Design ConvEngine, start of the top module:
module ConvEngine (
    input         clk,
    input         rst,
    input  [31:0] DMAport,        
    input         acc_enable,     
    input         acc_clear,      
    output [31:0] result          
);
For scale: ~4100 cells after synthesis, about 180 flip-flops, roughly 37000 um2 of cells after synthesis.
Settings: LEC_CHECK=0, ABC_AREA=1, CAP_MARGIN=20, CELL_PAD_IN_SITES_DETAIL_PLACEMENT=0, CORE_ASPECT_RATIO=0.61, CORE_MARGIN=5, CORE_UTILIZATION=21, CTS_CLUSTER_SIZE=11, GPL_ROUTABILITY_DRIVEN=0, GPL_TIMING_DRIVEN=1, MAX_ROUTING_LAYER=met4, PLACE_DENSITY=0.78, SETUP_SLACK_MARGIN=0.42, SLEW_MARGIN=20; clock period 7.01 ns.
run.sh (not shown) runs the stock make flow with config.mk's settings and CLKGATE_MAP_FILE=.
The baseline ran to the end with violations: negative setup slack.
==> next run, changes <==
- CELL_PAD_IN_SITES_GLOBAL_PLACEMENT: not set -> 1
- CORE_ASPECT_RATIO: 0.61 -> 1.03
- HOLD_SLACK_MARGIN: not set -> 0.03
- MIN_ROUTING_LAYER: not set -> met1
- clock period: 7.01 -> 11.6 ns (I/O delays scaled with it)
- The new run went through all stages and came out clean
- flip-flop count stays the same
- synthesized area does not change
- setup slack is better by 3.6 ns
==> next run, changes <==
- ABC_AREA: 1 -> not set
- CELL_PAD_IN_SITES_GLOBAL_PLACEMENT: 1 -> not set
- CORE_ASPECT_RATIO: 1.03 -> 1.61
- GPL_ROUTABILITY_DRIVEN: 0 -> 1
- HOLD_SLACK_MARGIN: 0.03 -> not set
- MIN_ROUTING_LAYER: met1 -> not set
- clock period: 11.6 -> 7.01 ns (I/O delays scaled with it)
With this change the flow produced a layout that fails on negative setup slack.
Synthesized cell count decreases by 19%.
Final area increases by 10%.
Wire length increases by 5.1%.
==> next run, changes <==
- CELL_PAD_IN_SITES_DETAIL_PLACEMENT: 0 -> not set
- CORE_ASPECT_RATIO: 1.61 -> not set
- CORE_MARGIN: 5 -> 2
- CORE_UTILIZATION: 21 -> 72
- CTS_CLUSTER_SIZE: 11 -> 38
- GPL_ROUTABILITY_DRIVEN: 1 -> not set
- GPL_TIMING_DRIVEN: 1 -> not set
- PLACE_DENSITY: 0.78 -> not set
- SETUP_SLACK_MARGIN: 0.42 -> not set
- clock period: 7.01 -> 6.42 ns (I/O delays scaled with it)
The new run finished with negative setup slack left.
Flip-flop count is unchanged.
Count of clock-buffer cells in the layout is unchanged.
Worst setup slack got worse by 0.75 ns.
Cell count shrinks by a quarter to a third.
Core utilization is higher by 59 points.
==> next run, changes <==
- CORE_UTILIZATION: 72 -> 24
- CTS_CLUSTER_SIZE: 38 -> not set
- MAX_ROUTING_LAYER: met4 -> not set
- clock period: 6.42 -> 10.9 ns (I/O delays scaled with it)
After rerunning: Now the flow ran to the end with no violations. Synthesized cell count is unchanged. Clock skew climbs by 0.0039 ns. Final area went down by about 6%.

========
== old ==
ConvEngine again, from the RTL that the note above started with.
Design ConvEngine, start of the top module:
module ConvEngine (
    input         clk,
    input         rst,
    input  [31:0] DMAport,        
    input         acc_enable,     
    input         acc_clear,      
    output [31:0] result          
);
clock: 10.0 ns
lec_check: 0
cap_margin: 15
cell_pad_in_sites_detail_placement: 1
core_margin: 2
core_utilization: 72
gpl_timing_driven: 0
setup_slack_margin: 0.65
slew_margin: 20
tns_end_percent: 70
old did not run to completion, as it errored out during detailed placement.
Relative to old, the following input files were edited for new:
- putting GPL_ROUTABILITY_DRIVEN at 0 where nothing was set
- swapping 72 for 42 in CORE_UTILIZATION
- swapping 2 for 9 in CORE_MARGIN
--- outcome ---
- No stage failed in new, and the final checks on the layout all came back clean.
- Yosys chip area came out exactly the same in new and old.
- Diff old -> new | overall die width | up by more than a quarter
- In the reports for new and old, the smaller row count belongs to old.
- Re instance tally after logic synthesis: no difference whatsoever between old and new.
- Taking old as the reference, in new effective utilization at floorplan down 30 points; number of enable flip-flop cells did not really move.

========
Starting RTL as in the previous note.
make LEC_CHECK=0 CAP_MARGIN=0 CORE_ASPECT_RATIO=0.91 CORE_MARGIN=2 CORE_UTILIZATION=72 CTS_CLUSTER_DIAMETER=131 CTS_CLUSTER_SIZE=76 PLACE_DENSITY_LB_ADDON=0.0 SETUP_SLACK_MARGIN=1.2 SLEW_MARGIN=20 finish   # period 8.98 ns
Change:
CAP_MARGIN = 20   (was 0)
CORE_ASPECT_RATIO = default   (was 0.91)
CORE_UTILIZATION = 40   (was 72)
CTS_CLUSTER_DIAMETER = default   (was 131)
CTS_CLUSTER_SIZE = default   (was 76)
PLACE_DENSITY_LB_ADDON = default   (was 0.0)
SETUP_SLACK_MARGIN = default   (was 1.2)
clock period = 9.49 ns   (was 8.98 ns; I/O delays follow)
What happened: Synthesized cell count is unchanged. Worst hold slack loses 25 ps. Wire length goes down by 6.3%. Cell area is lower by about 2.5%. Clock skew hardly moves.
Change:
clock period = 10.0 ns   (was 9.49 ns; I/O delays follow)
Effect: The new run completed without violations. Hold slack got worse by 11 ps. Via count drops by 0.49%. Cell count drops by about 0.5%. Synthesized cell count is unchanged. Synthesized area stays the same. Maximum frequency drops by about 3%. Die size is unchanged. Global-route usage drops by 0.13 points.
Change:
CAP_MARGIN = 35   (was 20)
CELL_PAD_IN_SITES_GLOBAL_PLACEMENT = 3   (was default)
CORE_UTILIZATION = 72   (was 40)
CTS_CLUSTER_DIAMETER = 204   (was default)
GPL_TIMING_DRIVEN = 1   (was default)
PLACE_DENSITY_LB_ADDON = 0.26   (was default)
SETUP_SLACK_MARGIN = 2.63   (was default)
TNS_END_PERCENT = 80   (was default)
The new run stopped in global placement without I/O (FLW-0024).
Synthesized area stays the same.
Die size came out lower by 44%.
Synthesized cell count does not change.
Change:
CTS_CLUSTER_DIAMETER = default   (was 204)
GPL_TIMING_DRIVEN = 0   (was 1)
TNS_END_PERCENT = default   (was 80)
The new run ended with an error in global placement without I/O.
Synthesized cell count stays the same.
Die area does not change.
Area after synthesis is unchanged.
Change:
ABC_AREA = 0   (was default)
CAP_MARGIN = 25   (was 35)
CELL_PAD_IN_SITES_GLOBAL_PLACEMENT = default   (was 3)
CTS_CLUSTER_DIAMETER = 367   (was default)
CTS_CLUSTER_SIZE = 100   (was default)
GPL_TIMING_DRIVEN = default   (was 0)
PLACE_DENSITY = 0.81   (was default)
PLACE_DENSITY_LB_ADDON = default   (was 0.26)
SETUP_SLACK_MARGIN = default   (was 2.63)
TNS_END_PERCENT = 25   (was default)
The new run produced a clean layout.
Die size stays the same.
Synthesized cell count stays the same.
Synthesized area is unchanged.
